==> flow/design.v (excerpt) <==
module SVD (
    clk,
    rst,
    we,
    oe,
    data_i,
    element_sel,
    ready,
    data_o_UV,
    data_o_S
);
input                clk;
input                rst;
input                we;
input                oe;
input         [1:0]  element_sel;
input         [4:0]  data_i;
output reg           ready;
output        [7:0]  data_o_UV;
output        [6:0]  data_o_S;
parameter STAND_BY   = 3'd0;
parameter DATA_IN    = 3'd1;
parameter CACULATION = 3'd2;
parameter READY      = 3'd3;
parameter DATA_OUT   = 3'd4;
parameter INPUT_0    = 2'd0;
parameter INPUT_1    = 2'd1;
parameter INPUT_2    = 2'd2;
parameter INPUT_3    = 2'd3;
parameter OUTPUT_0   = 2'd0;
parameter OUTPUT_1   = 2'd1;
parameter OUTPUT_2   = 2'd2;
parameter OUTPUT_3   = 2'd3;
wire                 next_start;
wire                 next_output_bit_sel;
wire                 finish;
wire                 ready_next;
reg           [2:0]  state;
reg           [2:0]  next_state;
reg                  start;
reg                  output_bit_sel;
reg           [2:0]  element_cnt;
reg           [2:0]  next_element_cnt;
reg    signed [9:0]  a0_i;
reg    signed [9:0]  a1_i;
reg    signed [9:0]  a2_i;
reg    signed [9:0]  a3_i;
reg    signed [9:0]  next_a0_i;
reg    signed [9:0]  next_a1_i;
reg    signed [9:0]  next_a2_i;
reg    signed [9:0]  next_a3_i;
reg           [7:0]  data_o_UV_r;
reg           [6:0]  data_o_S_r;
wire   signed [13:0] S0, S1, S2, S3;         
wire   signed [7:0]  U0, U1, U2, U3;
wire   signed [7:0]  V0, V1, V2, V3;
reg    signed [10:0] U[0:1][0:1],            
                     U_next[0:1][0:1],
                     V[0:1][0:1],
                     V_next[0:1][0:1];
reg    signed [17:0] S[0:1][0:1],            
                     S_next[0:1][0:1];
reg                  uv_count;
wire                 uv_count_next;
reg           [3:0]  i_count;
wire          [3:0]  i_count_next;
reg                  ref_count;
wire                 ref_count_next;
reg           [1:0]  state_c, 
                     state_c_next;
reg    signed [26:0] temp_S[0:1][0:1];
reg    signed [19:0] temp_U[0:1][0:1],
                     temp_V[0:1][0:1];
parameter UV_COUNT  = 1'd1;
  ...
Settings: LEC_CHECK=0, ABC_AREA=1, CAP_MARGIN=5, CORE_ASPECT_RATIO=0.87, CORE_MARGIN=2, CORE_UTILIZATION=40, CTS_CLUSTER_DIAMETER=164, CTS_CLUSTER_SIZE=31, GPL_ROUTABILITY_DRIVEN=0, MIN_ROUTING_LAYER=met2, SETUP_SLACK_MARGIN=-0.28, SLEW_MARGIN=30; clock period 8.0 ns.
run.sh (not shown) runs the stock make flow with config.mk's settings and CLKGATE_MAP_FILE=.
The baseline did not get past global routing (5_1_grt) on GRT-0116.
Edit:
--- a/flow/config.mk
+++ b/flow/config.mk
@@ -9 +9 @@
-export CAP_MARGIN = 5
+export CAP_MARGIN = 20
@@ -13 +13 @@
-export CTS_CLUSTER_DIAMETER = 164
+export CTS_CLUSTER_DIAMETER = 395
@@ -18 +18 @@
-export SLEW_MARGIN = 30
+export SLEW_MARGIN = 0
What happened:
- The changed run failed in global routing (5_1_grt)
- area after synthesis stays the same
- die size stays the same
- synthesized cell count is unchanged


SVD again, from the RTL that the note above started with.
export LEC_CHECK = 0
export CAP_MARGIN = 20
export CORE_MARGIN = 2
export CORE_UTILIZATION = 40
export SLEW_MARGIN = 20
create_clock -name core_clock -period 7.2 [get_ports {clk}]
Edit:
CTS_CLUSTER_DIAMETER = 242   (was default)
GPL_ROUTABILITY_DRIVEN = 0   (was default)
GPL_TIMING_DRIVEN = 0   (was default)
HOLD_SLACK_MARGIN = 0.09   (was default)
PLACE_DENSITY_LB_ADDON = 0.13   (was default)
clock period = 7.67 ns   (was 7.2 ns; I/O delays follow)
- The new run completed, yet does not pass: setup timing
- flip-flop count does not change
- synthesized area stays the same
- design area grows by about 0.6%
- wire length goes up by 30%
- worst setup slack loses 430 ps
- core utilization increases by 0.25 points
- die area does not change
- sequential share of layout area hardly moves
- non-clock buffer count came out higher by 115
Edit:
ABC_AREA = 1   (was default)
CORE_UTILIZATION = 71   (was 40)
CTS_CLUSTER_DIAMETER = 232   (was 242)
GPL_ROUTABILITY_DRIVEN = default   (was 0)
GPL_TIMING_DRIVEN = default   (was 0)
HOLD_SLACK_MARGIN = default   (was 0.09)
PLACE_DENSITY_LB_ADDON = 0.01   (was 0.13)
clock period = 5.14 ns   (was 7.67 ns; I/O delays follow)
The changed run reached the layout checks and failed them: setup timing; fmax went up by 46%; setup slack gets worse by 91 ps; cell area is higher by 10%; critical path depth came out higher by 19; non-clock buffer count is higher by 298.
